## quartz
// fpmultiplier
module fpmultiplier (output logic [31:0] product, output logic ready,
		input logic [31:0] a, input logic clock, nreset);
For scale: about 2600 cells after synthesis, about 140 flip-flops, about 0.025 mm2 of cells after synthesis.
export LEC_CHECK = 0
export CAP_MARGIN = 15
export CORE_MARGIN = 7
export CORE_UTILIZATION = 32
export CTS_CLUSTER_DIAMETER = 104
export GPL_TIMING_DRIVEN = 1
export HOLD_SLACK_MARGIN = 0.06
export MAX_ROUTING_LAYER = met4
export MIN_ROUTING_LAYER = met2
export PLACE_DENSITY_LB_ADDON = 0.22
export SLEW_MARGIN = 15
create_clock -name core_clock -period 8.34 [get_ports {clock}]
run.sh (not shown) runs the stock make flow with config.mk's settings and CLKGATE_MAP_FILE=.
quartz finished end to end and its layout was clean on timing, DRC and antenna.
--- input diff quartz..fjord ---
Settings: PLACE_DENSITY newly set to 0.6; CORE_UTILIZATION changed from 32 to 72; CAP_MARGIN changed from 15 to 20; CORE_MARGIN changed from 7 to 2; CTS_CLUSTER_DIAMETER removed (was 104); PLACE_DENSITY_LB_ADDON removed (was 0.22); MAX_ROUTING_LAYER removed (was met4); ABC_AREA newly set to 1; MIN_ROUTING_LAYER removed (was met2); GPL_TIMING_DRIVEN removed (was 1); HOLD_SLACK_MARGIN removed (was 0.06); SLEW_MARGIN changed from 15 to 20; the clock period (ns, I/O delays scaled along) changed from 8.34 to 7.86.
### Flow results
Every stage of the flow completed for fjord, and the final layout passed the timing, design-rule and antenna checks. quartz reached the end of the flow, and the finished layout is clean on the timing, design-rule and antenna checks. Die size: fjord < quartz. fjord ends up with a met2 layer usage reported by global route that is 34 points higher than in quartz. Between fjord and quartz, the register-to-register slack is higher for fjord. Clock distribution area overhead in the final layout delta (fjord -> quartz): insignificant. fjord gives more peak per-stage delay on the critical path than quartz did. Compared with quartz, fjord is hungrier on power. From quartz to fjord the numbers moved as follows: required time of the critical path now sits lower, global-route wire length before repair went up, xor-xnor portion of the synthesized cell area fell by 0.63 points, combinational power went up 7.6%.
Relative to fjord, the following input files were edited for willow:
Settings: putting SETUP_SLACK_MARGIN at -0.2 where nothing was set; swapping 7.86 for 7.06 in the clock period (ns, I/O delays scaled along).
==> comparison <==
- willow did not stop at any stage, and its layout met the timing, design-rule and antenna checks.
- Diff fjord -> willow | arrival time reported for the critical path endpoint | decrease of 0.47 ns
- Taking fjord as the reference point, the internal power consumption of willow rises by 0.00012 W.
- Diff fjord -> willow: cell count after placement +82; design area +2.5%.
- fjord -> willow: initial antenna violation count delta 0, exact match
- Diff willow and fjord: final routed wirelength across all metal layers higher in fjord
Modified inputs, yarrow compared to willow
Settings: CTS_CLUSTER_SIZE newly set to 11; SETUP_SLACK_MARGIN changed from -0.2 to 0.25; CORE_ASPECT_RATIO newly set to 1.23; the clock period (ns, I/O delays scaled along) changed from 7.06 to 3.59.
==> results <==
FAIL yarrow @ global routing: tool exited with error. Diff willow..yarrow | die area | negligible. Total placed instance area for yarrow: about 6% up relative to willow. The number of placed instances with taps included in yarrow sits about 4.3% above the value recorded for willow. Final weighted congestion in routability-driven placement is higher on willow.
Changes in indigo relative to yarrow:
Settings: clearing CORE_ASPECT_RATIO, which used to be 1.23; clearing CTS_CLUSTER_SIZE, which used to be 11; putting TNS_END_PERCENT at 10 where nothing was set; swapping 0.25 for 0.72 in SETUP_SLACK_MARGIN.
Nothing crashed in indigo and all stages finished; the problem is that the final layout failed, the offending checks being negative setup slack. Measured against each other, yarrow and indigo differ in final weighted congestion of routability-driven global placement, the lower figure coming from indigo. yarrow has a lower horizontal die dimension than indigo. On post-CTS setup buffer count, the higher figure sits with yarrow, not indigo. Worst slack after detailed placement: indigo better than yarrow. Re vertical die dimension: indigo is about 10% down on yarrow.

* * *

oak:
fpmultiplier again, from the RTL that the note above started with.
clock: 9.37 ns
lec_check: 0
abc_area: 1
cap_margin: 20
core_aspect_ratio: 1.02
core_margin: 9
core_utilization: 40
cts_cluster_size: 72
gpl_timing_driven: 0
hold_slack_margin: 0.03
max_routing_layer: met4
place_density: 0.47
setup_slack_margin: 1.93
slew_margin: 0
oak finished all stages; the layout is clean.
--- input diff oak..pine ---
Settings: clearing HOLD_SLACK_MARGIN, which used to be 0.03; clearing CTS_CLUSTER_SIZE, which used to be 72; clearing MAX_ROUTING_LAYER, which used to be met4; clearing CORE_ASPECT_RATIO, which used to be 1.02; swapping 0 for 20 in SLEW_MARGIN; swapping 0.47 for 0.6 in PLACE_DENSITY; swapping 40 for 72 in CORE_UTILIZATION; clearing SETUP_SLACK_MARGIN, which used to be 1.93; clearing GPL_TIMING_DRIVEN, which used to be 0; swapping 9 for 2 in CORE_MARGIN; swapping 9.37 for 3.59 in the clock period (ns, I/O delays scaled along).
Notes after the runs:
- pine did not make it past global routing (5_1_grt), where a tool error ended it.
- Compared oak against pine; area of the mapped netlist within noise.
- Post-cts resize count went up by more than 100% going from oak to pine.
- On deepest level of the CTS H-tree, oak and pine are basically level.
- pine vs. oak: total placed cells including tap cells now sits lower; row count saw a decrease; core area lost about 44%; worst slack at placement moved down.
Changes in birch relative to pine:
Settings: ABC_AREA removed (was 1); CORE_UTILIZATION changed from 72 to 40; the clock period (ns, I/O delays scaled along) changed from 3.59 to 9.0.
==> results <==
- Buffer depth of the longest clock path: pine vs birch identical
- Fraction of the core area occupied by cells at floorplan ends up higher on pine.
- Comparing the two runs side by side, birch comes out behind pine on placeable core region.
- | number of buffers inserted to repair setup after CTS | birch vs pine | 75 lower |
- birch has complex-gate fraction of the synthesized area above what pine had.
- Measured against each other, birch and pine differ in area of the chip, the higher figure coming from birch.
- birch: all stages complete, timing, DRC and antenna checks passed
- Summary: with pine as the reference, area after synthesis in birch moved down by a few percent.
- Post-synth area from yosys stat, birch vs pine: down by a few percent
- pine has a lower part of the Yosys area used for sequential elements than birch.
- birch reports a higher overall die height than pine does.
[inputs] maple vs birch
Settings: CORE_UTILIZATION now 36, was 40; the clock period (ns, I/O delays scaled along) now 13.4, was 9.0.
Results
Detailed-route wire length of maple exceeds that of birch by a few percent.
Compared with birch, in maple global-route usage over all layers shows a reduction of 1.6 points; footprint of the multi-input gates neither gained nor lost much; clock network area share barely changed; post-placement setup slack up 4.22 ns.
On hold slack, birch and maple are neck and neck.
Vias: maple above birch
Reported for birch and maple, critical path depth in cells turned out identical to the last digit.
Power and IR drop assume default switching activity.
